<file path="flow/config.mk">
export PLATFORM = sky130hd
export DESIGN_NAME = ALU_16_bit
export DESIGN_NICKNAME = ALU_16_bit
export VERILOG_FILES = /design/flow/design.v
export SDC_FILE = /design/flow/constraint.sdc
export NUM_CORES = 4
export LEC_CHECK = 0
export CAP_MARGIN = 20
export CORE_MARGIN = 2
export CORE_UTILIZATION = 56
export SLEW_MARGIN = 40
</file>
<file path="flow/constraint.sdc">
create_clock -name core_clock -period 31.0 [get_ports {clk}]
set_input_delay 6.2000 -clock core_clock [delete_from_list [all_inputs] [get_ports {clk}]]
set_output_delay 6.2000 -clock core_clock [all_outputs]
set_load 0.01 [all_outputs]
</file>
<file path="flow/design.v">
module ALU_16_bit(
input wire [15:0] A,
input wire [15:0] B,
input wire [3:0] ALU_FUN,
input wire clk,
output reg [15:0] ALU_OUT,
output reg Carry_Flag,
output reg Arith_Flag,
output reg Logic_Flag,
output reg CMP_Flag,
output reg Shift_Flag
);
reg [15:0] ALU_OUT_Comb;
always @ (*)
 begin
  Arith_Flag = 0;
  Logic_Flag = 0;
  CMP_Flag = 0;
  Shift_Flag = 0;
  Carry_Flag = 0;
  case (ALU_FUN)
    4'b0000: begin
	          {Carry_Flag, ALU_OUT_Comb} = A + B;
	          Arith_Flag = 1; 
			 end
	4'b0001: begin 
	          {Carry_Flag, ALU_OUT_Comb} = A - B;
	          Arith_Flag = 1;
 			 end
	4'b0010: begin 
	          ALU_OUT_Comb = A * B;
	          Arith_Flag = 1; 
			 end
	4'b0011: begin
	          if (B != 16'b0)
	           begin
			    ALU_OUT_Comb = A / B;
				Arith_Flag = 1;
			   end
			  else
			   begin
			    ALU_OUT_Comb = 16'b0;
				Arith_Flag = 1;
			   end
			 end
	4'b0100: begin 
	          ALU_OUT_Comb = A & B;
	          Logic_Flag = 1; 
			 end
	4'b0101: begin
	          ALU_OUT_Comb = A | B;
	          Logic_Flag = 1;
			 end
	4'b0110: begin 
	          ALU_OUT_Comb = ~ (A & B);
	          Logic_Flag = 1;
			 end
	4'b0111: begin
	          ALU_OUT_Comb = ~ (A | B);
	          Logic_Flag = 1;
			 end
	4'b1000: begin
	          ALU_OUT_Comb = A ^ B;
	          Logic_Flag = 1;
			 end
	4'b1001: begin 
	          ALU_OUT_Comb = ~ (A ^ B);
	          Logic_Flag = 1;
			 end
	4'b1010: begin
	          if (A == B)
	           begin
			    ALU_OUT_Comb = 16'b1;
				CMP_Flag = 1;
			   end
			  else
			   begin
			    ALU_OUT_Comb = 16'b0;
				CMP_Flag = 1;
			   end
			 end
	4'b1011: begin
	          if (A > B)
	           begin
			    ALU_OUT_Comb = 16'b10;
				CMP_Flag = 1;
			   end
			  else
			   begin
			    ALU_OUT_Comb = 16'b0;
				CMP_Flag = 1;
			   end
			 end
	4'b1100: begin
	          if (A < B)
	           begin
			    ALU_OUT_Comb = 16'b11;
				CMP_Flag = 1;
			   end
			  else
			   begin
			    ALU_OUT_Comb = 16'b0;
				CMP_Flag = 1;
			   end
			 end
	4'b1101: begin 
	          ALU_OUT_Comb = A >> 1 ;
	          Shift_Flag = 1;
			 end
	4'b1110: begin
           	  ALU_OUT_Comb = A << 1 ;
	          Shift_Flag = 1;
			 end
	default: ALU_OUT_Comb = 16'b0;
  endcase
 end
always @ (posedge clk)
 begin
  ALU_OUT <= ALU_OUT_Comb;
 end 
endmodule
</file>
<file path="flow/run.sh">
#!/bin/bash
# the make line also repeats each setting of config.mk as NAME=value (left out here)
make -C /OpenROAD-flow-scripts/flow DESIGN_CONFIG=/design/flow/config.mk WORK_HOME=/design/flow/orfs CLKGATE_MAP_FILE= finish
</file>
==> results_slide.txt, run 1 <==
Flow Results at a Glance

Synth
  • Top-area cell share: 20.90%
  • Simple share: 20.44%
  • Post-Syn Instances: 1930
  • Yosys aoi share: 27.78%
  • Dominant combinational family: adder cells
  • Syn_nets: 2285
  • Post-synth mux share: 2.718%
  • YS chip area: 14130 sq um
  • Dominant register cell: dfxtp_1
  • Number of distinct library cells after synthesis: 93
  • # Cells Yosys: 1930
  • Most frequent cell after synthesis: ha_1
  • Post-synth top cells: ha_1, nand2_1, nor2_1
  • Top post-synthesis cells by area: ha_1, fa_1, nand2_1
  • Synth async-reset ratio: 0%
  • Post-synth EDFFs: 0
  • Xor/xnor cell area share of the yosys netlist: 7.004%
  • Synth Register Bits: 16
  • Synth area leader: ha_1
  • Adder Share, Synth: 32.51%
  • Synthesized cell area: 14130 sq um
  • Seq/Total Area, Yosys: 2.267%
  • Yosys warning count: 1
  • Syn_area_per_cell: 7.322 sq um

Cells and area
  • Design area: 17230 sq um
  • Multi-input gate area: 13660 sq um
  • Final layout net count: 2461
  • P&R area growth vs syn: 21.94%
  • Sequential Area: 320.3 sq um
  • Fillcell total: 2118
  • Post-route insts no fill: 2435

Job
  • Tool warning count: 64
  • Max Cap Viol: 0

Pwr
  • Total Power: 746.2 uW
  • Comb pwr share: 92.0%
  • Peak VDD IR: 128.4 uV
  • Net Sw Frac: 55.23%
  • Seq. pwr: 28.7 uW
  • Switch Pwr: 412.1 uW
  • P_int: 334.1 uW
  • Pwr/cell area: 43.31 nW/um^2
  • Combinational Power: 687 uW
  • Biggest consumer: combinational logic
  • Clock power frac: 4.1%
  • Leak: 7.823 nW
  • Register share of total power: 3.8%
  • Power Clock: 30.8 uW

STA
  • Worst-Margin Slew: 0.8847 ns
  • Endpoints failing setup: 0
  • Max_slew headroom: 40.84%
  • Post-route minimum period: 30.37 ns
  • Period Utilization, post-route: 97.98%
  • Max-slew violations: 0
  • Worst Hold Slack: 6.945 ns
  • Setup TNS: 0 ns
  • Fmax: 32.92 MHz
  • Final Hold Fails: 0

Placement
  • IO Port Bufs: 57
  • Cells after DPL: 2387
  • Placed Area: 15940 sq um
  • RePlAce Congestion: 1.062
  • Detailed placement HPWL: 43310 um

Routing
  • Antenna cells: 0
  • Total Routed Length: 57930 um
  • Via count of the routed design: 16238
  • Per-cell routed wire length: 23.79 um
  • Post-route ant nets: 0
  • Initial drt markers: 1756
  • DR vias/cell: 6.669
  • DRC: 0
  • TritonRoute pass-1 iters: 8

Setup path
  • Setup crit end: ALU_OUT[0]
  • CP Buf/Inv Count: 13
  • Crit-path max FO: 8
  • Worst setup path startpoint: B[15]
  • Max incr delay on CP: 0.66 ns
  • Levels on crit path: 117
  • Critical path launch point type: input port
  • Most common cell on crit path: ha_1
  • Worst Path Required: 31.15 ns
  • Crit-path slowest cell: or4b_2
  • Crit path max-delay family: AND-OR/OR-AND gates
  • Worst setup EP type: flip-flop
  • Arrival time of the worst setup path: 30.53 ns
  • Crit path kind: input port to flip-flop

Floorplanning
  • Starting Density: 56.61%
  • Boundary Pins: 58
  • # rows: 58
  • CORE AREA: 24960 sq um
  • Chip width: 162.9 um
  • Total Die Area: 26520 sq um
  • Die extent in y: 162.9 um

Global route
  • Vias in the first global route: 15158
  • Pin count of the biggest net entering global routing: 37
  • GRT Residual Overflow: 0
  • Gr usage total: 41.46%
  • First-pass GRT wire length: 85010 um
  • Antenna violations before repair: 0

CTS
  • TritonCTS Buffers: 3
  • CTS tree: built
  • CTS Buffer Depth: 2
  • Clk slew on worst S/H paths: 0.06 ns
  • # clock sinks: 16
  • Hold buffer count at CTS: 0
  • CTS Root Cell: clkbuf_16
  • H-tree depth: 1

Hold path
  • Hold endpoint: ALU_OUT[12]
  • Worst Hold Depth: 5
  • Hold crit path type: input port to flip-flop
  • Hold Startpoint: A[13]

Status
  • Status: no timing/DRC/antenna violations
## what timing repair did
action	CTS	global route
resized	21	154
pin swaps	3	65
endpoints found under the hold margin	0	0
setup buffers	1	41
cloned	0	2
endpoints found under the setup margin	1	2
## cell type report
type                       count  area share (%)
inverter                     185           4.030
tap                          330           2.396
timing repair buffer         250           11.93
clock buffer                   4          0.5155
sequential                    16           1.859
multi-input combinational   1650           79.27
## per-stage QoR
step / util (%) / worst slack (ns)
CTS: 64.58 / 0.03272
global route: 69.03 / -0.4777
detailed placement: 63.85 / -0.9866
global placement: 63.82 / -0.4106
floorplan: - / 0.07198
finish: 69.03 / 0.6269
## per-layer routing
metal / track usage, % / part of all wire, % / routed length [um]
met1: 53.26 / 38 / 22270
met2: 65.64 / 44 / 25370
met3: 7.156 / 11 / 6102
met4: 23.65 / 7.2 / 4190
met5: 0 / 0 / 0
==> run 2: changes to the inputs <==
Settings changed: CORE_UTILIZATION 56 to 70, CTS_CLUSTER_DIAMETER from default to 29, CTS_CLUSTER_SIZE from default to 37, SETUP_SLACK_MARGIN from default to -0.93, SLEW_MARGIN 40 to 20.
Clock period 31.0 ns to 13.5 ns, I/O delays scaled along.
==> results_slide.txt, run 2 <==
Implementation Results

Synth
  • Synth Register Bits: 16
  • Yosys aoi share: 27.78%
  • Top-area cell share: 20.90%
  • Seq/Total Area, Yosys: 2.267%
  • Post-synth top cells: ha_1, nand2_1, nor2_1
  • YS chip area: 14130 sq um
  • # Cells Yosys: 1930
  • Synth area leader: ha_1
  • Top post-synthesis cells by area: ha_1, fa_1, nand2_1
  • Post-Syn Instances: 1930
  • Adder Share, Synth: 32.51%
  • Dominant register cell: dfxtp_1
  • Yosys warning count: 1
  • Dominant combinational family: adder cells
  • Post-synth EDFFs: 0
  • Xor/xnor cell area share of the yosys netlist: 7.004%
  • Most frequent cell after synthesis: ha_1
  • Syn_area_per_cell: 7.322 sq um
  • Syn_nets: 2285
  • Simple share: 20.44%
  • Synth async-reset ratio: 0%
  • Synthesized cell area: 14130 sq um
  • Number of distinct library cells after synthesis: 93
  • Post-synth mux share: 2.718%

Floorplanning
  • Die extent in y: 146.1 um
  • Starting Density: 71.90%
  • CORE AREA: 19650 sq um
  • # rows: 51
  • Chip width: 146.1 um
  • Total Die Area: 21340 sq um
  • Boundary Pins: 58

Placement
  • RePlAce Congestion: 1.230
  • Placed Area: 19000 sq um
  • Pre-CTS WS: -14.28 ns
  • Cells after DPL: 2641
  • Detailed placement HPWL: 58710 um
  • IO Port Bufs: 57

Status
  • Failed at: 4_1_cts
  • Stop Error: [ERROR DPL-0038] Utilization greater than 100%, impossible to legalize
  • Status: stopped before the end
==> run 3: changes to the inputs <==
Settings changed: CORE_UTILIZATION 70 to 65, CTS_CLUSTER_DIAMETER 29 to default, CTS_CLUSTER_SIZE 37 to default, SETUP_SLACK_MARGIN -0.93 to default.
Clock period 13.5 ns to 30.9 ns, I/O delays scaled along.
==> results_slide.txt, run 3 <==
Flow Results at a Glance

Status
  • Status: complete, but fails checks
  • Blocking Checks: setup timing

Synth
  • Post-synth EDFFs: 0
  • Yosys aoi share: 27.78%
  • Post-synth mux share: 2.718%
  • Most frequent cell after synthesis: ha_1
  • Post-synth top cells: ha_1, nand2_1, nor2_1
  • Synth async-reset ratio: 0%
  • Synth area leader: ha_1
  • Seq/Total Area, Yosys: 2.267%
  • Adder Share, Synth: 32.51%
  • Top post-synthesis cells by area: ha_1, fa_1, nand2_1
  • Syn_area_per_cell: 7.322 sq um
  • Synthesized cell area: 14130 sq um
  • Number of distinct library cells after synthesis: 93
  • Post-Syn Instances: 1930
  • Synth Register Bits: 16
  • Xor/xnor cell area share of the yosys netlist: 7.004%
  • Dominant register cell: dfxtp_1
  • Simple share: 20.44%
  • Yosys warning count: 1
  • # Cells Yosys: 1930
  • YS chip area: 14130 sq um
  • Dominant combinational family: adder cells
  • Syn_nets: 2285
  • Top-area cell share: 20.90%

Routing
  • Total Routed Length: 62460 um
  • DR vias/cell: 7.319
  • Per-cell routed wire length: 26.20 um
  • Post-route ant nets: 0
  • Initial drt markers: 2464
  • TritonRoute pass-1 iters: 16
  • Via count of the routed design: 17449
  • DRC: 0

Pwr
  • Pwr/cell area: 45.24 nW/um^2
  • Register share of total power: 3.7%
  • Power Clock: 31.3 uW
  • P_int: 342.0 uW
  • Comb pwr share: 92.3%
  • Net Sw Frac: 56.42%
  • Clock power frac: 4.0%
  • Leak: 7.835 nW
  • Biggest consumer: combinational logic
  • Combinational Power: 725 uW
  • Switch Pwr: 442.9 uW
  • Seq. pwr: 29.0 uW
  • Peak VDD IR: 60.18 uV

Setup path
  • CP Buf/Inv Count: 10
  • Crit path kind: input port to flip-flop
  • Crit-path slowest cell: o31ai_1
  • Levels on crit path: 112
  • Arrival time of the worst setup path: 31.33 ns
  • Crit path max-delay family: AND-OR/OR-AND gates
  • Critical path launch point type: input port
  • Crit-path max FO: 7
  • Worst Path Required: 31.05 ns
  • Worst setup EP type: flip-flop
  • Worst setup path startpoint: B[5]
  • Setup crit end: ALU_OUT[0]
  • Most common cell on crit path: ha_1
  • Max incr delay on CP: 0.62 ns

Global route
  • Vias in the first global route: 15579
  • Gr usage total: 48.02%
  • Pin count of the biggest net entering global routing: 37
  • First-pass GRT wire length: 84310 um
  • GRT Residual Overflow: 0
  • Antenna violations before repair: 3

Cells and area
  • Design area: 17350 sq um
  • Post-route insts no fill: 2384
  • Final core occ: 82.02%
  • Final layout net count: 2463
  • P&R area growth vs syn: 22.78%

Floorplanning
  • Total Die Area: 22940 sq um
  • Starting Density: 66.80%
  • Chip width: 151.4 um
  • CORE AREA: 21150 sq um
  • # rows: 53
  • Boundary Pins: 58
  • Die extent in y: 151.4 um

CTS
  • H-tree depth: 1
  • CTS Root Cell: clkbuf_16
  • Hold buffer count at CTS: 0
  • CTS Buffer Depth: 2
  • Clk slew on worst S/H paths: 0.06 ns
  • CTS tree: built
  • TritonCTS Buffers: 3
  • # clock sinks: 16

STA
  • Endpoints failing setup: 1
  • Max_slew headroom: 8.231%
  • Max-slew violations: 0
  • Post-route minimum period: 31.18 ns
  • Fmax: 32.07 MHz
  • Worst-Margin Slew: 1.366 ns
  • Final setup margin: -0.2792 ns
  • Final Hold Fails: 0
  • Period Utilization, post-route: 100.9%
  • Setup TNS: -0.2792 ns

Placement
  • Cells after DPL: 2327
  • Placed Area: 15830 sq um
  • RePlAce Congestion: 1.104
  • Pre-CTS WS: -1.235 ns
  • IO Port Bufs: 57
  • Detailed placement HPWL: 42100 um

Job
  • Max Cap Viol: 0
  • Tool warning count: 64

Hold path
  • Hold Startpoint: B[10]
  • Hold endpoint: ALU_OUT[6]
  • Hold crit path type: input port to flip-flop
  • Worst Hold Depth: 6
==> run 3: cell type report <==
| type | count | area, sq um |
|---|---|---|
| antenna | 2 | 5.005 |
| clock buffer | 4 | 88.84 |
| fill | 1363 | 3804 |
| inverter | 185 | 695.7 |
| multi-input combinational | 1651 | 13840 |
| sequential | 16 | 320.3 |
| tap | 275 | 344.1 |
| timing repair buffer | 251 | 2054 |
==> run 3: per-stage QoR <==
| stage | power, mW | hold slack [ns] |
|---|---|---|
| 4_1_cts | 0.7079 | 6.944 |
| 5_1_grt | 0.8314 | 6.867 |
| 2_1_floorplan | 0.4828 | 6.420 |
| 3_3_place_gp | 0.6541 | 6.919 |
| 6_report | 0.7849 | 6.835 |
| 3_5_place_dp | 0.6701 | 6.919 |
==> run 3: metal layers <==
layer / up-vias / global-route usage [%] / share of wire [%]
li1: 7315 / - / -
met1: 7917 / 57.16 / 33
met2: 1614 / 72.69 / 41
met3: 599 / 14.34 / 15
met4: 4 / 36.03 / 11
met5: - / 0.4545 / 0.056
==> run 3: timing repair <==
item                                    in CTS  in global routing
setup buffers                                1                 46
endpoints found under the setup margin       1                  2
pin swaps                                    3                 87
gates cloned                                 0                  4
gates resized                               27                182
==> run 4: changes to the inputs <==
Settings changed: ABC_AREA from default to 1, CELL_PAD_IN_SITES_GLOBAL_PLACEMENT from default to 2, CORE_ASPECT_RATIO from default to 0.64, CORE_MARGIN 2 to 7, CORE_UTILIZATION 65 to 37, CTS_CLUSTER_DIAMETER from default to 112, CTS_CLUSTER_SIZE from default to 30, GPL_ROUTABILITY_DRIVEN from default to 0, GPL_TIMING_DRIVEN from default to 0, HOLD_SLACK_MARGIN from default to 0.13, MAX_ROUTING_LAYER from default to met4, MIN_ROUTING_LAYER from default to met1, PLACE_DENSITY from default to 0.47, SLEW_MARGIN 20 to 35, TNS_END_PERCENT from default to 30.
Clock period 30.9 ns to 32.2 ns, I/O delays scaled along.
==> results_slide.txt, run 4 <==
Flow Results at a Glance

CTS
  • TritonCTS Buffers: 3
  • CTS Root Cell: clkbuf_16
  • # clock sinks: 16
  • Clk slew on worst S/H paths: 0.08 ns
  • CTS Buffer Depth: 2
  • H-tree depth: 1
  • CTS tree: built

Setup path
  • Worst setup path startpoint: B[1]
  • Worst setup EP type: flip-flop
  • Crit-path max FO: 18
  • Crit path max-delay family: simple AND/OR/NAND/NOR gates
  • Arrival time of the worst setup path: 30.37 ns
  • CP Buf/Inv Count: 31
  • Worst Path Required: 32.34 ns
  • Crit-path slowest cell: clkbuf_2
  • Crit path kind: input port to flip-flop
  • Max incr delay on CP: 0.39 ns
  • Setup crit end: ALU_OUT[0]
  • Most common cell on crit path: nand2_1
  • Critical path launch point type: input port
  • Levels on crit path: 166

Pwr
  • Total Power: 593.5 uW
  • P_int: 252.3 uW
  • Pwr/cell area: 36.16 nW/um^2
  • Power Clock: 33.2 uW
  • Leak: 8.805 nW
  • Comb pwr share: 89.7%
  • Seq. pwr: 27.8 uW
  • Switch Pwr: 341.1 uW
  • Biggest consumer: combinational logic
  • Combinational Power: 532 uW
  • Register share of total power: 4.7%
  • Net Sw Frac: 57.48%
  • Clock power frac: 5.6%
  • Peak VDD IR: 26.22 uV

Synth
  • Syn_nets: 2620
  • # Cells Yosys: 2265
  • Dominant combinational family: adder cells
  • Post-synth mux share: 0%
  • Adder Share, Synth: 32.20%
  • Synth async-reset ratio: 0%
  • Number of distinct library cells after synthesis: 63
  • Dominant register cell: dfxtp_1
  • Seq/Total Area, Yosys: 2.245%
  • Post-synth top cells: nand2_1, inv_1, ha_1
  • Post-Syn Instances: 2265
  • Most frequent cell after synthesis: nand2_1
  • Post-synth EDFFs: 0
  • Synth area leader: ha_1
  • Simple share: 30.74%
  • Top-area cell share: 20.69%
  • Syn_area_per_cell: 6.300 sq um
  • Synth Register Bits: 16
  • Top post-synthesis cells by area: ha_1, nand2_1, fa_1
  • Yosys aoi share: 15.99%
  • YS chip area: 14270 sq um
  • Xor/xnor cell area share of the yosys netlist: 5.279%
  • Synthesized cell area: 14270 sq um
  • Yosys warning count: 1

Cells and area
  • Design area: 16410 sq um
  • Final layout net count: 2704
  • P&R area growth vs syn: 15.01%
  • Post-route insts no fill: 2849

Routing
  • Post-route ant nets: 0
  • Antenna cells: 0
  • Initial drt markers: 1325
  • Via count of the routed design: 15011
  • TritonRoute pass-1 iters: 5
  • Total Routed Length: 58510 um
  • DR vias/cell: 5.269
  • Per-cell routed wire length: 20.54 um
  • DRC: 0

Global route
  • Vias in the first global route: 14486
  • Antenna violations before repair: 0
  • Pin count of the biggest net entering global routing: 19
  • GRT Residual Overflow: 0
  • First-pass GRT wire length: 87950 um
  • Gr usage total: 26.46%

Floorplanning
  • Boundary Pins: 58
  • Die extent in y: 171.1 um
  • Total Die Area: 44400 sq um
  • Starting Density: 37.61%
  • CORE AREA: 37940 sq um
  • # rows: 57
  • Chip width: 259.5 um

STA
  • Max_slew headroom: 33.69%
  • Post-route minimum period: 30.22 ns
  • Final setup margin: 1.977 ns
  • Final Hold Fails: 0
  • Endpoints failing setup: 0
  • Fmax: 33.09 MHz
  • Setup TNS: 0 ns
  • Period Utilization, post-route: 93.86%
  • Worst-Margin Slew: 0.9910 ns
  • Max-slew violations: 0

Status
  • Status: no timing/DRC/antenna violations

Hold path
  • Worst Hold Depth: 6
  • Hold endpoint: ALU_OUT[2]
  • Hold Startpoint: B[0]
  • Hold crit path type: input port to flip-flop

Placement
  • Pre-CTS WS: -2.943 ns
  • IO Port Bufs: 57
  • Placed Area: 15470 sq um
  • Detailed placement HPWL: 47800 um
  • Cells after DPL: 2823

Job
  • Max Cap Viol: 0
  • Tool warning count: 64
[run 4: final cells by class]
| cell class | instances | area (sq um) |
|---|---|---|
| Buffer | 68 | 399.1 |
| Fill cell | 4119 | 21530 |
| Tap cell | 501 | 626.9 |
| Inverter | 433 | 1645 |
| Clock buffer | 4 | 88.84 |
| Multi-Input combinational cell | 1748 | 12570 |
| Sequential cell | 16 | 320.3 |
| Timing Repair Buffer | 79 | 762.0 |
[run 4: what timing repair did]
item	CTS	global route
setup buffers	4	17
setup endpoints to repair	2	2
pin swaps	6	30
gates resized	27	139
hold buffers	0	0
[run 4: through the flow]
step | hold slack (ns) | utilization (%)
global placement | 7.182 | 40.76
finish | 6.970 | 43.25
floorplan | 6.653 | -
CTS | 7.045 | 41.28
detailed placement | 7.182 | 40.78
global route | 6.975 | 43.25
[run 4: layer usage]
| layer | share of wire (%) | up-vias | global-route usage (%) |
|---|---|---|---|
| met2 | 38 | 455 | 36.07 |
| met4 | 1.3 | 0 | 3.355 |
| met1 | 53 | 6992 | 40.67 |
| met5 | 0 | - | - |
| li1 | - | 7505 | - |
| met3 | 7.1 | 59 | 4.847 |
==> run 5: changes to the inputs <==
Settings changed: ABC_AREA 1 to default, CELL_PAD_IN_SITES_GLOBAL_PLACEMENT 2 to default, CORE_ASPECT_RATIO 0.64 to default, CORE_MARGIN 7 to 2, CORE_UTILIZATION 37 to 72, CTS_CLUSTER_DIAMETER 112 to 383, CTS_CLUSTER_SIZE 30 to 96, GPL_ROUTABILITY_DRIVEN 0 to default, GPL_TIMING_DRIVEN 0 to default, HOLD_SLACK_MARGIN 0.13 to default, MAX_ROUTING_LAYER met4 to default, MIN_ROUTING_LAYER met1 to default, PLACE_DENSITY 0.47 to default, SLEW_MARGIN 35 to 20, TNS_END_PERCENT 30 to 5.
Clock period 32.2 ns to 8.76 ns, I/O delays scaled along.
==> results_slide.txt, run 5 <==
Implementation Results

Synth
  • Synthesized cell area: 14130 sq um
  • Post-Syn Instances: 1930
  • Post-synth EDFFs: 0
  • Number of distinct library cells after synthesis: 93
  • YS chip area: 14130 sq um
  • Post-synth top cells: ha_1, nand2_1, nor2_1
  • Top-area cell share: 20.90%
  • Synth area leader: ha_1
  • Yosys warning count: 1
  • Most frequent cell after synthesis: ha_1
  • # Cells Yosys: 1930
  • Xor/xnor cell area share of the yosys netlist: 7.004%
  • Simple share: 20.44%
  • Syn_nets: 2285
  • Syn_area_per_cell: 7.322 sq um
  • Top post-synthesis cells by area: ha_1, fa_1, nand2_1
  • Dominant register cell: dfxtp_1
  • Synth Register Bits: 16
  • Synth async-reset ratio: 0%
  • Adder Share, Synth: 32.51%
  • Dominant combinational family: adder cells
  • Seq/Total Area, Yosys: 2.267%
  • Yosys aoi share: 27.78%
  • Post-synth mux share: 2.718%

Placement
  • RePlAce Congestion: 1.304
  • IO Port Bufs: 57

Floorplanning
  • # rows: 51
  • Chip width: 144.1 um
  • CORE AREA: 19330 sq um
  • Total Die Area: 20760 sq um
  • Die extent in y: 144.1 um
  • Boundary Pins: 58
  • Starting Density: 73.09%

Status
  • Status: stopped before the end
  • Stop Error: [ERROR DPL-0033] detailed placement checks failed during check placement.
  • Failed at: 3_5_place_dp
==> run 6: changes to the inputs <==
Settings changed: CORE_UTILIZATION 72 to 68, CTS_CLUSTER_DIAMETER 383 to default, CTS_CLUSTER_SIZE 96 to default, SETUP_SLACK_MARGIN from default to -0.3, TNS_END_PERCENT 5 to default.
Clock period 8.76 ns to 27.7 ns, I/O delays scaled along.
==> results_slide.txt, run 6 <==
Implementation Results

Status
  • Status: stopped before the end
  • Failed at: 5_1_grt
  • Stop Error: [ERROR GRT-0116] Global routing finished with congestion. Check the congestion regions in the DRC Viewer.

Synth
  • Post-synth EDFFs: 0
  • # Cells Yosys: 1930
  • Top-area cell share: 20.90%
  • Number of distinct library cells after synthesis: 93
  • Yosys aoi share: 27.78%
  • Simple share: 20.44%
  • Seq/Total Area, Yosys: 2.267%
  • Syn_nets: 2285
  • Yosys warning count: 1
  • Synth async-reset ratio: 0%
  • Post-synth mux share: 2.718%
  • YS chip area: 14130 sq um
  • Synth area leader: ha_1
  • Most frequent cell after synthesis: ha_1
  • Dominant register cell: dfxtp_1
  • Xor/xnor cell area share of the yosys netlist: 7.004%
  • Synth Register Bits: 16
  • Adder Share, Synth: 32.51%
  • Top post-synthesis cells by area: ha_1, fa_1, nand2_1
  • Post-synth top cells: ha_1, nand2_1, nor2_1
  • Synthesized cell area: 14130 sq um
  • Syn_area_per_cell: 7.322 sq um
  • Dominant combinational family: adder cells
  • Post-Syn Instances: 1930

CTS
  • H-tree depth: 1
  • CTS Root Cell: clkbuf_16
  • # clock sinks: 16
  • CTS Buffer Depth: 2
  • TritonCTS Buffers: 3

Floorplanning
  • Chip width: 148.2 um
  • Die extent in y: 148.2 um
  • CORE AREA: 20300 sq um
  • Total Die Area: 21950 sq um
  • Boundary Pins: 58
  • Starting Density: 69.61%
  • # rows: 52

Global route
  • Gr usage total: 81.39%
  • GRT Residual Overflow: 89

Placement
  • Placed Area: 18540 sq um
  • Detailed placement HPWL: 49670 um
  • RePlAce Congestion: 1.220
  • IO Port Bufs: 57
run 6: what timing repair did:
item,4_1_cts
cloned,1
setup endpoints to repair,2
hold buffers,0
hold endpoints to repair,0
gates resized,72
setup buffers,33
pin swaps,52
run 6: stage by stage:
step	utilization (%)	power, mW	hold slack, ns	std cells	worst slack (ns)
3_5_place_dp	91.31	0.8272	6.276	2613	-2.672
4_1_cts	94.45	0.8796	6.301	2651	-1.249
3_3_place_gp	91.31	0.7799	6.279	2613	-1.226
2_1_floorplan	-	0.5536	5.780	1930	-0.2959
run 6: per-layer routing:
metal	GRT overflow	global-route usage [%]
met1	4	79.88
met2	47	96.23
met3	3	68.87
met4	35	84.10
met5	0	33.64
==> run 7: changes to the inputs <==
Settings changed: CORE_UTILIZATION 68 to 66, CTS_CLUSTER_DIAMETER from default to 339, SETUP_SLACK_MARGIN -0.3 to -2.0, TNS_END_PERCENT from default to 5.
Clock period 27.7 ns to 27.9 ns, I/O delays scaled along.
==> results_slide.txt, run 7 <==
Implementation Results

CTS
  • H-tree depth: 1
  • CTS Buffer Depth: 2
  • # clock sinks: 16
  • TritonCTS Buffers: 3
  • CTS Root Cell: clkbuf_16

Synth
  • Synth Register Bits: 16
  • Adder Share, Synth: 32.51%
  • Yosys warning count: 1
  • Dominant combinational family: adder cells
  • Synth area leader: ha_1
  • Seq/Total Area, Yosys: 2.267%
  • Most frequent cell after synthesis: ha_1
  • Simple share: 20.44%
  • Post-synth EDFFs: 0
  • Synthesized cell area: 14130 sq um
  • # Cells Yosys: 1930
  • Synth async-reset ratio: 0%
  • Yosys aoi share: 27.78%
  • Number of distinct library cells after synthesis: 93
  • Post-synth top cells: ha_1, nand2_1, nor2_1
  • Syn_area_per_cell: 7.322 sq um
  • Top-area cell share: 20.90%
  • YS chip area: 14130 sq um
  • Syn_nets: 2285
  • Xor/xnor cell area share of the yosys netlist: 7.004%
  • Post-Syn Instances: 1930
  • Top post-synthesis cells by area: ha_1, fa_1, nand2_1
  • Post-synth mux share: 2.718%
  • Dominant register cell: dfxtp_1

Placement
  • IO Port Bufs: 57
  • Detailed placement HPWL: 47100 um
  • RePlAce Congestion: 1.154

Status
  • Status: stopped before the end
  • Failed at: 5_1_grt

Floorplanning
  • Chip width: 150.3 um
  • Die extent in y: 150.3 um
  • Boundary Pins: 58
  • CORE AREA: 21020 sq um
  • Starting Density: 67.22%
  • # rows: 53
  • Total Die Area: 22600 sq um
==> run 7: repair_timing <==
item	CTS
pin swaps	4
gates resized	36
endpoints found under the hold margin	0
gates cloned	0
setup buffers	3
hold buffers	0
setup endpoints to repair	1
==> run 7: through the flow <==
step / area, sq um / instances / util, % / total power [mW] / setup WS (ns)
2_1_floorplan: 14180 / 1930 / - / 0.5356 / -1.960
3_3_place_gp: 18160 / 2631 / 86.41 / 0.7793 / -1.865
3_5_place_dp: 18160 / 2631 / 86.41 / 0.8121 / -3.262
4_1_cts: 18440 / 2638 / 87.72 / 0.8573 / -1.999
==> run 8: changes to the inputs <==
Settings changed: CORE_UTILIZATION 66 to 70, CTS_CLUSTER_DIAMETER 339 to default, CTS_CLUSTER_SIZE from default to 30, SETUP_SLACK_MARGIN -2.0 to 3.6, TNS_END_PERCENT 5 to default.
Clock period 27.9 ns to 12.1 ns, I/O delays scaled along.
==> results_slide.txt, run 8 <==
Implementation Results

Status
  • Status: stopped before the end
  • Failed at: 4_1_cts
  • Stop Error: [ERROR DPL-0038] Utilization greater than 100%, impossible to legalize

Floorplanning
  • Starting Density: 71.90%
  • Total Die Area: 21340 sq um
  • Die extent in y: 146.1 um
  • CORE AREA: 19650 sq um
  • # rows: 51
  • Boundary Pins: 58
  • Chip width: 146.1 um

Synth
  • Post-synth EDFFs: 0
  • # Cells Yosys: 1930
  • Synth area leader: ha_1
  • Top-area cell share: 20.90%
  • Adder Share, Synth: 32.51%
  • Number of distinct library cells after synthesis: 93
  • Top post-synthesis cells by area: ha_1, fa_1, nand2_1
  • Seq/Total Area, Yosys: 2.267%
  • Most frequent cell after synthesis: ha_1
  • Simple share: 20.44%
  • Post-synth top cells: ha_1, nand2_1, nor2_1
  • Syn_nets: 2285
  • Synth Register Bits: 16
  • Syn_area_per_cell: 7.322 sq um
  • YS chip area: 14130 sq um
  • Yosys aoi share: 27.78%
  • Dominant combinational family: adder cells
  • Post-Syn Instances: 1930
  • Synthesized cell area: 14130 sq um
  • Xor/xnor cell area share of the yosys netlist: 7.004%
  • Synth async-reset ratio: 0%
  • Dominant register cell: dfxtp_1
  • Yosys warning count: 1
  • Post-synth mux share: 2.718%

Placement
  • RePlAce Congestion: 1.210
  • IO Port Bufs: 57
  • Detailed placement HPWL: 58190 um
-- run 8: through the flow --
step	setup slack (ns)	std cells	utilization, %	area [sq um]
after floorplan	-12.31	1930	-	14980
after global placement	-13.19	2645	96.84	19030
after detailed placement	-15.28	2645	96.84	19030
==> run 9: changes to the inputs <==
Settings changed: CORE_UTILIZATION 70 to 66, CTS_CLUSTER_DIAMETER from default to 339, CTS_CLUSTER_SIZE 30 to default, HOLD_SLACK_MARGIN from default to -0.09, SETUP_SLACK_MARGIN 3.6 to -2.0, TNS_END_PERCENT from default to 5.
Clock period 12.1 ns to 28.3 ns, I/O delays scaled along.
==> results_slide.txt, run 9 <==
Implementation Results

Floorplanning
  • Total Die Area: 22600 sq um
  • Die extent in y: 150.3 um
  • Chip width: 150.3 um
  • # rows: 53
  • CORE AREA: 21020 sq um
  • Starting Density: 67.22%
  • Boundary Pins: 58

Status
  • Status: stopped before the end
  • Failed at: 5_1_grt
  • Stop Error: [ERROR GRT-0232] Routing congestion too high. Check the congestion heatmap in the GUI.

Global route
  • GRT Residual Overflow: 7
  • Gr usage total: 77.77%

Synth
  • Syn_area_per_cell: 7.322 sq um
  • # Cells Yosys: 1930
  • Dominant combinational family: adder cells
  • Post-synth top cells: ha_1, nand2_1, nor2_1
  • Top-area cell share: 20.90%
  • YS chip area: 14130 sq um
  • Yosys aoi share: 27.78%
  • Number of distinct library cells after synthesis: 93
  • Synth Register Bits: 16
  • Synth async-reset ratio: 0%
  • Syn_nets: 2285
  • Top post-synthesis cells by area: ha_1, fa_1, nand2_1
  • Seq/Total Area, Yosys: 2.267%
  • Post-Syn Instances: 1930
  • Xor/xnor cell area share of the yosys netlist: 7.004%
  • Most frequent cell after synthesis: ha_1
  • Synth area leader: ha_1
  • Dominant register cell: dfxtp_1
  • Post-synth mux share: 2.718%
  • Synthesized cell area: 14130 sq um
  • Adder Share, Synth: 32.51%
  • Post-synth EDFFs: 0
  • Simple share: 20.44%
  • Yosys warning count: 1

CTS
  • TritonCTS Buffers: 3
  • Hold buffer count at CTS: 0
  • H-tree depth: 1
  • # clock sinks: 16
  • CTS Root Cell: clkbuf_16
  • CTS Buffer Depth: 2

Placement
  • RePlAce Congestion: 1.120
  • Detailed placement HPWL: 47530 um
  • IO Port Bufs: 57
  • Pre-CTS WS: -3.319 ns
-- run 9: what timing repair did --
item	4_1_cts
endpoints found under the setup margin	1
pin swaps	4
resized	26
hold endpoints to repair	0
buffers inserted	4
-- run 9: layer usage --
metal	track usage [%]	GRT overflow
met3	64.70	0
met1	76.33	0
met4	76.37	2
met5	40.68	0
met2	93.70	5
-- run 9: metrics by stage --
step	cell area (sq um)	total power [mW]	std cells
3_5_place_dp	18110	0.8059	2630
3_3_place_gp	18110	0.7671	2630
2_1_floorplan	14140	0.5272	1930
4_1_cts	18350	0.8478	2638
==> run 10: changes to the inputs <==
Settings changed: CELL_PAD_IN_SITES_GLOBAL_PLACEMENT from default to 3, CORE_UTILIZATION 66 to 56, CTS_CLUSTER_DIAMETER 339 to 173, GPL_ROUTABILITY_DRIVEN from default to 1, HOLD_SLACK_MARGIN -0.09 to default, MAX_ROUTING_LAYER from default to met5, PLACE_DENSITY_LB_ADDON from default to 0.04, SETUP_SLACK_MARGIN -2.0 to 5.0, TNS_END_PERCENT 5 to default.
Clock period 28.3 ns to 24.4 ns, I/O delays scaled along.
==> results_slide.txt, run 10 <==
Implementation Results

Synth
  • Post-synth mux share: 2.718%
  • Yosys aoi share: 27.78%
  • Seq/Total Area, Yosys: 2.267%
  • Yosys warning count: 1
  • YS chip area: 14130 sq um
  • Simple share: 20.44%
  • Syn_nets: 2285
  • # Cells Yosys: 1930
  • Post-synth EDFFs: 0
  • Synth Register Bits: 16
  • Synth area leader: ha_1
  • Top-area cell share: 20.90%
  • Dominant combinational family: adder cells
  • Adder Share, Synth: 32.51%
  • Synth async-reset ratio: 0%
  • Number of distinct library cells after synthesis: 93
  • Xor/xnor cell area share of the yosys netlist: 7.004%
  • Synthesized cell area: 14130 sq um
  • Post-Syn Instances: 1930
  • Post-synth top cells: ha_1, nand2_1, nor2_1
  • Dominant register cell: dfxtp_1
  • Syn_area_per_cell: 7.322 sq um
  • Top post-synthesis cells by area: ha_1, fa_1, nand2_1
  • Most frequent cell after synthesis: ha_1

Status
  • Status: stopped before the end
  • Stop Error: [ERROR FLW-0024] Place density exceeds 1.0 (current PLACE_DENSITY_LB_ADDON =  0.04). Please check if the value of  PLACE_DENSITY_LB_ADDON is between 0 and 0.99.
  • Failed at: 3_1_place_gp_skip_io

Floorplanning
  • Die extent in y: 162.9 um
  • Starting Density: 56.61%
  • # rows: 58
  • Chip width: 162.9 um
  • CORE AREA: 24960 sq um
  • Total Die Area: 26520 sq um
==> run 11: changes to the inputs <==
Settings changed: CELL_PAD_IN_SITES_GLOBAL_PLACEMENT 3 to default, CORE_UTILIZATION 56 to 40, CTS_CLUSTER_DIAMETER 173 to default, GPL_ROUTABILITY_DRIVEN 1 to default, MAX_ROUTING_LAYER met5 to default, PLACE_DENSITY_LB_ADDON 0.04 to default, SETUP_SLACK_MARGIN 5.0 to default.
Clock period 24.4 ns to 43.9 ns, I/O delays scaled along.
==> results_slide.txt, run 11 <==
Flow Results at a Glance

Status
  • Status: no timing/DRC/antenna violations

Setup path
  • Worst setup EP type: flip-flop
  • Worst Path Required: 44.08 ns
  • Setup crit end: ALU_OUT[0]
  • Arrival time of the worst setup path: 40.24 ns
  • Max incr delay on CP: 0.89 ns
  • Most common cell on crit path: a21oi_1
  • Worst setup path startpoint: B[15]
  • Levels on crit path: 112
  • CP Buf/Inv Count: 5
  • Crit path max-delay family: AND-OR/OR-AND gates
  • Crit-path slowest cell: or4_1
  • Crit path kind: input port to flip-flop
  • Crit-path max FO: 23
  • Critical path launch point type: input port

Global route
  • Busiest grt layer: met2
  • Gr usage total: 31.28%
  • GRT Residual Overflow: 0
  • First-pass GRT wire length: 86970 um
  • Vias in the first global route: 14596
  • Met1 Track Usage GR: 42.06%
  • Antenna violations before repair: 0
  • Met2 global-route usage: 49.50%
  • Met3 Track Usage GR: 4.933%
  • Pin count of the biggest net entering global routing: 37

CTS
  • Hold buffer count at CTS: 0
  • CTS Buffer Depth: 2
  • Post-CTS setup buffer count: 0
  • H-tree depth: 1
  • # clock sinks: 16
  • Clk slew on worst S/H paths: 0.07 ns
  • CTS Root Cell: clkbuf_16
  • CTS tree: built
  • Post_cts resized: 0
  • TritonCTS Buffers: 3

STA
  • Max_slew headroom: 29.63%
  • Post-route minimum period: 40.06 ns
  • Worst Hold Slack: 9.641 ns
  • RSZ-0062 raised after global routing: no
  • Setup TNS: 0 ns
  • Final setup margin: 3.837 ns
  • Worst-Margin Slew: 1.049 ns
  • Fmax: 24.96 MHz
  • Period Utilization, post-route: 91.26%
  • Endpoints failing setup: 0
  • Max-slew violations: 0
  • Final Hold Fails: 0

Floorplanning
  • Chip width: 192.0 um
  • Boundary Pins: 58
  • CORE AREA: 34630 sq um
  • Die extent in y: 192.0 um
  • # rows: 68
  • Starting Density: 40.81%
  • Total Die Area: 36850 sq um

Routing
  • Via count of the routed design: 15264
  • DRC: 0
  • DR vias/cell: 6.334
  • Post-route ant nets: 0
  • Initial drt markers: 1903
  • Antenna cells: 0
  • Per-cell routed wire length: 24.07 um
  • TritonRoute pass-1 iters: 11
  • Total Routed Length: 58020 um

Synth
  • Syn_area_per_cell: 7.322 sq um
  • Top post-synthesis cells by area: ha_1, fa_1, nand2_1
  • Number of distinct library cells after synthesis: 93
  • Synth async-reset ratio: 0%
  • Post-synth mux share: 2.718%
  • Post-Syn Instances: 1930
  • Syn_nets: 2285
  • Seq/Total Area, Yosys: 2.267%
  • # Cells Yosys: 1930
  • Top-area cell share: 20.90%
  • Adder Share, Synth: 32.51%
  • Synth area leader: ha_1
  • Yosys warning count: 1
  • Post-synth EDFFs: 0
  • Most frequent cell after synthesis: ha_1
  • Synthesized cell area: 14130 sq um
  • Dominant combinational family: adder cells
  • Post-synth top cells: ha_1, nand2_1, nor2_1
  • Simple share: 20.44%
  • YS chip area: 14130 sq um
  • Dominant register cell: dfxtp_1
  • Synth Register Bits: 16
  • Yosys aoi share: 27.78%
  • Xor/xnor cell area share of the yosys netlist: 7.004%

Cells and area
  • Design area: 15370 sq um
  • Final layout net count: 2311
  • P&R area growth vs syn: 8.765%
  • Post-route insts no fill: 2410
  • Final core occ: 44.39%

Placement
  • IO Port Bufs: 57
  • Detailed placement HPWL: 44710 um
  • Placed Area: 15280 sq um
  • Pre-CTS WS: 4.099 ns
  • RePlAce Congestion: 1.013
  • Cells after DPL: 2406

Pwr
  • Comb pwr share: 91.3%
  • Power Clock: 24.6 uW
  • Total Power: 516.9 uW
  • P_int: 217.5 uW
  • Peak VDD IR: 40.84 uV
  • Clock power frac: 4.8%
  • Register share of total power: 3.9%
  • Combinational Power: 472 uW
  • Pwr/cell area: 33.63 nW/um^2
  • Net Sw Frac: 57.92%
  • Leak: 6.961 nW
  • Switch Pwr: 299.4 uW
  • Seq. pwr: 20.1 uW
  • Biggest consumer: combinational logic

Hold path
  • Hold Startpoint: B[15]
  • Worst Hold Depth: 4
  • Hold crit path type: input port to flip-flop
  • Hold endpoint: ALU_OUT[0]

Job
  • Max Cap Viol: 0
  • Tool warning count: 62
## run 11: layer usage
| layer | part of all wire [%] | up-vias |
|---|---|---|
| met3 | 9.5 | 185 |
| met4 | 5.2 | 0 |
| li1 | - | 7013 |
| met5 | 0 | - |
| met2 | 43 | 796 |
| met1 | 42 | 7270 |
## run 11: final cells by class
| type | count | area, sq um |
|---|---|---|
| clock buffers | 4 | 88.84 |
| fillers | 3618 | 19260 |
| inverters | 185 | 694.4 |
| multi-input cells | 1649 | 12800 |
| flip-flops and latches | 16 | 320.3 |
| well taps | 455 | 569.3 |
| repair buffers | 101 | 900.9 |
==> run 12: changes to the inputs <==
Settings changed: CAP_MARGIN 20 to 0, CORE_UTILIZATION 40 to 72, CTS_CLUSTER_DIAMETER from default to 140, CTS_CLUSTER_SIZE from default to 79, HOLD_SLACK_MARGIN from default to 0.29, PLACE_DENSITY_LB_ADDON from default to 0.01, SETUP_SLACK_MARGIN from default to -0.47, SLEW_MARGIN 20 to 40, TNS_END_PERCENT from default to 5.
Clock period 43.9 ns to 12.1 ns, I/O delays scaled along.
==> results_slide.txt, run 12 <==
Implementation Results

Synth
  • Post-Syn Instances: 1930
  • Xor/xnor cell area share of the yosys netlist: 7.004%
  • Simple share: 20.44%
  • Dominant combinational family: adder cells
  • Syn_nets: 2285
  • Dominant register cell: dfxtp_1
  • Top-area cell share: 20.90%
  • Yosys warning count: 1
  • Yosys aoi share: 27.78%
  • Post-synth EDFFs: 0
  • Syn_area_per_cell: 7.322 sq um
  • Synth Register Bits: 16
  • YS chip area: 14130 sq um
  • Post-synth mux share: 2.718%
  • Adder Share, Synth: 32.51%
  • Seq/Total Area, Yosys: 2.267%
  • Synth area leader: ha_1
  • # Cells Yosys: 1930
  • Synth async-reset ratio: 0%
  • Synthesized cell area: 14130 sq um
  • Most frequent cell after synthesis: ha_1
  • Top post-synthesis cells by area: ha_1, fa_1, nand2_1
  • Number of distinct library cells after synthesis: 93
  • Post-synth top cells: ha_1, nand2_1, nor2_1

Floorplanning
  • Starting Density: 73.09%
  • Boundary Pins: 58
  • Chip width: 144.1 um
  • Total Die Area: 20760 sq um
  • CORE AREA: 19330 sq um
  • # rows: 51
  • Die extent in y: 144.1 um

Status
  • Status: stopped before the end
  • Stop Error: [ERROR DPL-0033] detailed placement checks failed during check placement.
  • Failed at: 3_5_place_dp

Placement
  • RePlAce Congestion: 1.373
  • IO Port Bufs: 57
## run 12: metrics by stage
step	setup TNS [ns]	area (sq um)	setup WS (ns)	total power, mW	std cells
floorplan	-52.85	14970	-12.31	1.282	1930
global placement	-60.33	18970	-13.21	1.795	2638
==> run 13: changes to the inputs <==
Settings changed: CAP_MARGIN 0 to 20, CTS_CLUSTER_DIAMETER 140 to default, CTS_CLUSTER_SIZE 79 to default, HOLD_SLACK_MARGIN 0.29 to default, PLACE_DENSITY_LB_ADDON 0.01 to default, SETUP_SLACK_MARGIN -0.47 to default, SLEW_MARGIN 40 to 20, TNS_END_PERCENT 5 to default.
Clock period 12.1 ns to 15.2 ns, I/O delays scaled along.
==> results_slide.txt, run 13 <==
Implementation Results

Synth
  • Synth Register Bits: 16
  • Post-Syn Instances: 1930
  • Dominant combinational family: adder cells
  • Synthesized cell area: 14130 sq um
  • Dominant register cell: dfxtp_1
  • Post-synth top cells: ha_1, nand2_1, nor2_1
  • # Cells Yosys: 1930
  • Yosys warning count: 1
  • Top post-synthesis cells by area: ha_1, fa_1, nand2_1
  • Top-area cell share: 20.90%
  • Post-synth EDFFs: 0
  • Adder Share, Synth: 32.51%
  • Yosys aoi share: 27.78%
  • Synth async-reset ratio: 0%
  • YS chip area: 14130 sq um
  • Number of distinct library cells after synthesis: 93
  • Synth area leader: ha_1
  • Simple share: 20.44%
  • Seq/Total Area, Yosys: 2.267%
  • Most frequent cell after synthesis: ha_1
  • Xor/xnor cell area share of the yosys netlist: 7.004%
  • Syn_area_per_cell: 7.322 sq um
  • Syn_nets: 2285
  • Post-synth mux share: 2.718%

Floorplanning
  • Total Die Area: 20760 sq um
  • Die extent in y: 144.1 um
  • CORE AREA: 19330 sq um
  • Chip width: 144.1 um
  • Boundary Pins: 58
  • # rows: 51
  • Starting Density: 73.09%

Placement
  • RePlAce Congestion: 1.229
  • IO Port Bufs: 57

Status
  • Stop Error: [ERROR DPL-0033] detailed placement checks failed during check placement.
  • Status: stopped before the end
  • Failed at: 3_5_place_dp
## run 13: metrics by stage
step                    area (sq um)  TNS [ns]  setup slack, ns  hold slack [ns]  power [mW]
after floorplan                14980    -34.40           -9.828            3.280       1.021
after global placement         19040    -41.11           -10.97            3.778       1.430
==> run 14: changes to the inputs <==
Settings changed: CTS_CLUSTER_DIAMETER from default to 383, CTS_CLUSTER_SIZE from default to 96, PLACE_DENSITY_LB_ADDON from default to 0.0, SETUP_SLACK_MARGIN from default to 2.62.
Clock period 15.2 ns to 11.3 ns, I/O delays scaled along.
==> results_slide.txt, run 14 <==
Implementation Results

Synth
  • Simple share: 20.44%
  • Synth Register Bits: 16
  • # Cells Yosys: 1930
  • Number of distinct library cells after synthesis: 93
  • Dominant combinational family: adder cells
  • Xor/xnor cell area share of the yosys netlist: 7.004%
  • Syn_nets: 2285
  • Top post-synthesis cells by area: ha_1, fa_1, nand2_1
  • Post-Syn Instances: 1930
  • Post-synth mux share: 2.718%
  • Top-area cell share: 20.90%
  • Yosys aoi share: 27.78%
  • Seq/Total Area, Yosys: 2.267%
  • Yosys warning count: 1
  • Post-synth top cells: ha_1, nand2_1, nor2_1
  • Syn_area_per_cell: 7.322 sq um
  • Synth async-reset ratio: 0%
  • Dominant register cell: dfxtp_1
  • YS chip area: 14130 sq um
  • Most frequent cell after synthesis: ha_1
  • Synthesized cell area: 14130 sq um
  • Adder Share, Synth: 32.51%
  • Synth area leader: ha_1
  • Post-synth EDFFs: 0

Floorplanning
  • CORE AREA: 19330 sq um
  • Boundary Pins: 58
  • # rows: 51
  • Starting Density: 73.09%
  • Chip width: 144.1 um
  • Die extent in y: 144.1 um
  • Total Die Area: 20760 sq um

Placement
  • RePlAce Congestion: 1.213
  • IO Port Bufs: 57

Status
  • Status: stopped before the end
  • Failed at: 3_5_place_dp
  • Stop Error: [ERROR DPL-0033] detailed placement checks failed during check placement.
==> run 14: through the flow <==
step / setup slack, ns / cell area, sq um / cells / TNS, ns / hold slack, ns
after global placement: -13.86 / 19060 / 2649 / -65.49 / 2.996
after floorplan: -12.95 / 14980 / 1930 / -58.47 / 2.500
==> run 15: changes to the inputs <==
Settings changed: ABC_AREA from default to 0, CORE_UTILIZATION 72 to 65, CTS_CLUSTER_DIAMETER 383 to default, CTS_CLUSTER_SIZE 96 to default, MIN_ROUTING_LAYER from default to met2, PLACE_DENSITY_LB_ADDON 0.0 to 0.13, SETUP_SLACK_MARGIN 2.62 to default, SLEW_MARGIN 20 to 5.
Clock period 11.3 ns to 30.3 ns, I/O delays scaled along.
==> results_slide.txt, run 15 <==
Implementation Results

Placement
  • Detailed placement HPWL: 42150 um
  • RePlAce Congestion: 1.427
  • Cells after DPL: 2377
  • Placed Area: 16230 sq um
  • Pre-CTS WS: -1.258 ns
  • IO Port Bufs: 57

Synth
  • Syn_nets: 2285
  • Post-synth EDFFs: 0
  • Post-synth mux share: 2.718%
  • Yosys aoi share: 27.78%
  • YS chip area: 14130 sq um
  • Top-area cell share: 20.90%
  • Post-Syn Instances: 1930
  • Synthesized cell area: 14130 sq um
  • Synth Register Bits: 16
  • Simple share: 20.44%
  • Synth area leader: ha_1
  • Adder Share, Synth: 32.51%
  • Seq/Total Area, Yosys: 2.267%
  • Most frequent cell after synthesis: ha_1
  • Dominant combinational family: adder cells
  • Post-synth top cells: ha_1, nand2_1, nor2_1
  • Syn_area_per_cell: 7.322 sq um
  • Xor/xnor cell area share of the yosys netlist: 7.004%
  • Yosys warning count: 1
  • # Cells Yosys: 1930
  • Top post-synthesis cells by area: ha_1, fa_1, nand2_1
  • Number of distinct library cells after synthesis: 93
  • Synth async-reset ratio: 0%
  • Dominant register cell: dfxtp_1

Floorplanning
  • CORE AREA: 21150 sq um
  • Boundary Pins: 58
  • # rows: 53
  • Die extent in y: 151.4 um
  • Starting Density: 66.80%
  • Chip width: 151.4 um
  • Total Die Area: 22940 sq um

CTS
  • # clock sinks: 16
  • CTS Buffer Depth: 2
  • H-tree depth: 1
  • TritonCTS Buffers: 3
  • CTS Root Cell: clkbuf_16

Global route
  • Gr usage total: 77.31%
  • GRT Residual Overflow: 109

Status
  • Stop Error: [ERROR GRT-0116] Global routing finished with congestion. Check the congestion regions in the DRC Viewer.
  • Failed at: 5_1_grt
  • Status: stopped before the end
[run 15: metal layers]
metal	track usage (%)	GRT overflow
met5	64.32	15
met4	56.45	15
met3	87.17	60
met2	81.29	19
met1	-	-
[run 15: stage by stage]
stage	power (mW)	setup TNS (ns)
2_1_floorplan	0.4932	0
3_3_place_gp	0.6679	-0.3570
3_5_place_dp	0.6887	-1.258
4_1_cts	0.7289	0
[run 15: timing repair]
| action | 4_1_cts |
|---|---|
| pin swaps | 6 |
| resized | 33 |
| endpoints found under the hold margin | 0 |
| buffers inserted | 4 |
| hold buffers | 0 |
| cloned | 0 |
| setup endpoints to repair | 1 |
==> run 16: changes to the inputs <==
Settings changed: ABC_AREA 0 to default, CORE_UTILIZATION 65 to 57, MIN_ROUTING_LAYER met2 to default, PLACE_DENSITY_LB_ADDON 0.13 to default, SETUP_SLACK_MARGIN from default to -2.0, SLEW_MARGIN 5 to 20, TNS_END_PERCENT from default to 5.
Clock period 30.3 ns to 28.4 ns, I/O delays scaled along.
==> results_slide.txt, run 16 <==
Flow Results at a Glance

Synth
  • Post-Syn Instances: 1930
  • Adder Share, Synth: 32.51%
  • Number of distinct library cells after synthesis: 93
  • Simple share: 20.44%
  • Synth Register Bits: 16
  • Most frequent cell after synthesis: ha_1
  • Dominant combinational family: adder cells
  • Synthesized cell area: 14130 sq um
  • Seq/Total Area, Yosys: 2.267%
  • Dominant register cell: dfxtp_1
  • Top-area cell share: 20.90%
  • Top post-synthesis cells by area: ha_1, fa_1, nand2_1
  • Yosys aoi share: 27.78%
  • Post-synth top cells: ha_1, nand2_1, nor2_1
  • Syn_area_per_cell: 7.322 sq um
  • Syn_nets: 2285
  • Synth async-reset ratio: 0%
  • Synth area leader: ha_1
  • Yosys warning count: 1
  • Post-synth EDFFs: 0
  • Post-synth mux share: 2.718%
  • YS chip area: 14130 sq um
  • # Cells Yosys: 1930
  • Xor/xnor cell area share of the yosys netlist: 7.004%

Pwr
  • Clock power frac: 4.0%
  • Peak VDD IR: 110.5 uV
  • Biggest consumer: combinational logic
  • Pwr/cell area: 45.74 nW/um^2
  • Power Clock: 34.6 uW
  • P_int: 408.0 uW
  • Comb pwr share: 92.4%
  • Register share of total power: 3.6%
  • Total Power: 874.0 uW
  • Seq. pwr: 31.7 uW
  • Leak: 9.202 nW
  • Net Sw Frac: 53.32%
  • Combinational Power: 808 uW
  • Switch Pwr: 466.0 uW

Setup path
  • CP Buf/Inv Count: 11
  • Crit-path slowest cell: or4_4
  • Crit path kind: input port to flip-flop
  • Max incr delay on CP: 0.60 ns
  • Worst setup EP type: flip-flop
  • Setup crit end: ALU_OUT[0]
  • Crit path max-delay family: AND-OR/OR-AND gates
  • Worst Path Required: 28.56 ns
  • Levels on crit path: 113
  • Worst setup path startpoint: B[12]
  • Critical path launch point type: input port
  • Arrival time of the worst setup path: 30.11 ns
  • Most common cell on crit path: ha_1
  • Crit-path max FO: 8

Floorplanning
  • Boundary Pins: 58
  • Starting Density: 58.11%
  • Die extent in y: 161.5 um
  • # rows: 57
  • Total Die Area: 26070 sq um
  • CORE AREA: 24320 sq um
  • Chip width: 161.5 um

Placement
  • Detailed placement HPWL: 47010 um
  • Placed Area: 18320 sq um
  • RePlAce Congestion: 1.036
  • Pre-CTS WS: -2.999 ns
  • IO Port Bufs: 57

Cells and area
  • Multi-input gate area: 13380 sq um
  • Final core occ: 78.58%
  • Final layout net count: 2751
  • P&R area growth vs syn: 35.23%
  • Sequential Area: 320.3 sq um
  • Fillcell total: 1799
  • Design area: 19110 sq um

Global route
  • Pin count of the biggest net entering global routing: 37
  • Gr usage total: 45.21%
  • First-pass GRT wire length: 92690 um
  • GRT Residual Overflow: 0
  • Antenna violations before repair: 1
  • Vias in the first global route: 17311

CTS
  • # clock sinks: 16
  • Hold buffer count at CTS: 0
  • TritonCTS Buffers: 3
  • CTS Buffer Depth: 2
  • CTS Root Cell: clkbuf_16
  • Clk slew on worst S/H paths: 0.06 ns
  • CTS tree: built
  • H-tree depth: 1

Routing
  • Met2 WL post-DR: 27080 um
  • TritonRoute pass-1 iters: 7
  • Total Routed Length: 61500 um
  • DR vias/cell: 6.455
  • Per-cell routed wire length: 22.61 um
  • Max layer used: met4
  • Via count of the routed design: 17557
  • Initial drt markers: 1998
  • Routed length on met1: 22680 um
  • Met3 wire len: 6737 um
  • Post-route ant nets: 0
  • DRC: 0

STA
  • Endpoints failing setup: 1
  • RSZ-0062 raised after global routing: yes
  • Final Hold Fails: 0
  • Period Utilization, post-route: 105.5%
  • Max_slew headroom: 27.83%
  • Worst-Margin Slew: 1.055 ns
  • Max-slew violations: 0
  • Setup TNS: -1.553 ns
  • Post-route minimum period: 29.95 ns
  • Final setup margin: -1.553 ns
  • Fmax: 33.39 MHz

Hold path
  • Hold crit path type: input port to flip-flop
  • Worst Hold Depth: 5
  • Hold endpoint: ALU_OUT[1]
  • Hold Startpoint: ALU_FUN[0]

Status
  • Blocking Checks: setup timing
  • Status: complete, but fails checks

Job
  • Tool warning count: 65
  • Max Cap Viol: 0
[run 16: repair_timing]
item                                    in CTS  in global routing
pin swaps                                    1                 30
gates resized                               21                 97
buffers inserted                             1                 15
cloned                                       0                  0
endpoints found under the setup margin       1                  2
endpoints found under the hold margin        0                  0
[run 16: layout make-up]
cell class,count,area share (%)
Antenna cell,1,0.01309
Clock buffer,4,0.4649
Tap cell,324,2.121
Sequential cell,16,1.676
Inverter,185,3.640
Timing Repair Buffer,541,22.09
Multi-Input combinational cell,1649,69.99
[run 16: routing by layer]
layer,GRT usage (%),up-vias
met1,54.89,8218
met2,73.06,1100
met3,8.603,353
met5,0,-
met4,29.71,0
li1,-,7886
[run 16: stage by stage]
step	hold WS (ns)	cells
after global placement	6.421	2699
after detailed placement	6.422	2699
final	6.447	2720
after global routing	6.513	2720
after CTS	6.434	2704
after floorplan	5.920	1930
==> run 17: changes to the inputs <==
Settings changed: ABC_AREA from default to 1, CAP_MARGIN 20 to 10, CELL_PAD_IN_SITES_DETAIL_PLACEMENT from default to 1, CELL_PAD_IN_SITES_GLOBAL_PLACEMENT from default to 1, CORE_ASPECT_RATIO from default to 1.36, CORE_UTILIZATION 57 to 44, CTS_CLUSTER_DIAMETER from default to 324, CTS_CLUSTER_SIZE from default to 20, HOLD_SLACK_MARGIN from default to -0.03, MAX_ROUTING_LAYER from default to met4, PLACE_DENSITY_LB_ADDON from default to 0.09, SETUP_SLACK_MARGIN -2.0 to default, TNS_END_PERCENT 5 to 10.
Clock period 28.4 ns to 31.0 ns, I/O delays scaled along.
==> results_slide.txt, run 17 <==
Flow Results at a Glance

Floorplanning
  • Total Die Area: 33900 sq um
  • Starting Density: 44.79%
  • Chip width: 158.4 um
  • CORE AREA: 31860 sq um
  • Boundary Pins: 58
  • Die extent in y: 214.0 um
  • # rows: 76

Synth
  • Dominant combinational family: adder cells
  • Synthesized cell area: 14270 sq um
  • Synth Register Bits: 16
  • Post-synth EDFFs: 0
  • Seq/Total Area, Yosys: 2.245%
  • Syn_nets: 2620
  • Xor/xnor cell area share of the yosys netlist: 5.279%
  • Synth area leader: ha_1
  • Post-Syn Instances: 2265
  • Top post-synthesis cells by area: ha_1, nand2_1, fa_1
  • Post-synth top cells: nand2_1, inv_1, ha_1
  • # Cells Yosys: 2265
  • Yosys aoi share: 15.99%
  • Top-area cell share: 20.69%
  • Synth async-reset ratio: 0%
  • Dominant register cell: dfxtp_1
  • Adder Share, Synth: 32.20%
  • Most frequent cell after synthesis: nand2_1
  • Post-synth mux share: 0%
  • Number of distinct library cells after synthesis: 63
  • YS chip area: 14270 sq um
  • Yosys warning count: 1
  • Simple share: 30.74%
  • Syn_area_per_cell: 6.300 sq um

Setup path
  • Setup crit end: ALU_OUT[0]
  • Arrival time of the worst setup path: 29.86 ns
  • CP Buf/Inv Count: 28
  • Crit-path max FO: 10
  • Levels on crit path: 165
  • Critical path launch point type: input port
  • Most common cell on crit path: nand2_1
  • Worst setup EP type: flip-flop
  • Crit-path slowest cell: clkdlybuf4s50_1
  • Crit path max-delay family: simple AND/OR/NAND/NOR gates
  • Max incr delay on CP: 0.50 ns
  • Crit path kind: input port to flip-flop
  • Worst setup path startpoint: B[14]
  • Worst Path Required: 31.16 ns

STA
  • Final Hold Fails: 0
  • Final setup margin: 1.298 ns
  • Setup TNS: 0 ns
  • Post-route minimum period: 29.70 ns
  • Fmax: 33.67 MHz
  • Max-slew violations: 0
  • Endpoints failing setup: 0
  • Worst Hold Slack: 6.763 ns
  • Period Utilization, post-route: 95.81%
  • Worst-Margin Slew: 1.066 ns
  • Max_slew headroom: 27.10%

Cells and area
  • Final layout net count: 2713
  • Multi-input gate area: 12800 sq um
  • Design area: 16730 sq um
  • Sequential Area: 320.3 sq um
  • Post-route insts no fill: 2786
  • Fillcell total: 4285
  • Final core occ: 52.52%
  • P&R area growth vs syn: 17.25%

Pwr
  • Register share of total power: 4.6%
  • Combinational Power: 582 uW
  • Leak: 8.937 nW
  • Power Clock: 32.3 uW
  • Seq. pwr: 29.4 uW
  • P_int: 272.1 uW
  • Biggest consumer: combinational logic
  • Comb pwr share: 90.4%
  • Pwr/cell area: 38.48 nW/um^2
  • Peak VDD IR: 31.59 uV
  • Switch Pwr: 371.6 uW
  • Total Power: 643.7 uW
  • Net Sw Frac: 57.73%
  • Clock power frac: 5.0%

Hold path
  • Hold Startpoint: ALU_FUN[1]
  • Hold endpoint: ALU_OUT[1]
  • Hold crit path type: input port to flip-flop
  • Worst Hold Depth: 3

Routing
  • Via count of the routed design: 16108
  • DRC: 0
  • Per-cell routed wire length: 22.54 um
  • Initial drt markers: 831
  • Post-route ant nets: 0
  • Total Routed Length: 62780 um
  • Antenna cells: 0
  • TritonRoute pass-1 iters: 5
  • DR vias/cell: 5.782

CTS
  • # clock sinks: 16
  • H-tree depth: 1
  • Hold buffer count at CTS: 0
  • CTS tree: built
  • TritonCTS Buffers: 3
  • Clk slew on worst S/H paths: 0.07 ns
  • CTS Buffer Depth: 2
  • CTS Root Cell: clkbuf_16

Global route
  • First-pass GRT wire length: 92690 um
  • Antenna violations before repair: 0
  • GRT Residual Overflow: 0
  • Vias in the first global route: 16879
  • Gr usage total: 36.55%
  • Pin count of the biggest net entering global routing: 22

Placement
  • Pre-CTS WS: -0.7878 ns
  • RePlAce Congestion: 0.9892
  • Placed Area: 15460 sq um
  • IO Port Bufs: 57
  • Detailed placement HPWL: 49080 um
  • Cells after DPL: 2735

Job
  • Tool warning count: 62
  • Max Cap Viol: 0

Status
  • Status: no timing/DRC/antenna violations
## run 17: what timing repair did
item,CTS,global route
setup endpoints to repair,1,2
setup buffers,12,35
pin swaps,1,45
gates resized,13,139
hold endpoints to repair,0,0
## run 17: metal layers
layer,part of all wire (%),wire length (um),vias to the layer above,global-route usage [%]
met5,0,0,-,-
met4,5.6,3545,0,15.47
met3,4.4,2742,217,2.832
met2,52,32570,488,67.51
met1,38,23930,7881,39.45
li1,-,-,7522,-
## run 17: cell type report
cell class / instances / area share, %
inverter: 433 / 9.880
tap: 429 / 3.208
clock buffer: 4 / 0.5310
timing repair buffer: 156 / 7.972
multi-input combinational: 1748 / 76.49
sequential: 16 / 1.915
Power figures rest on the tool's default switching activity, not on a simulated workload.
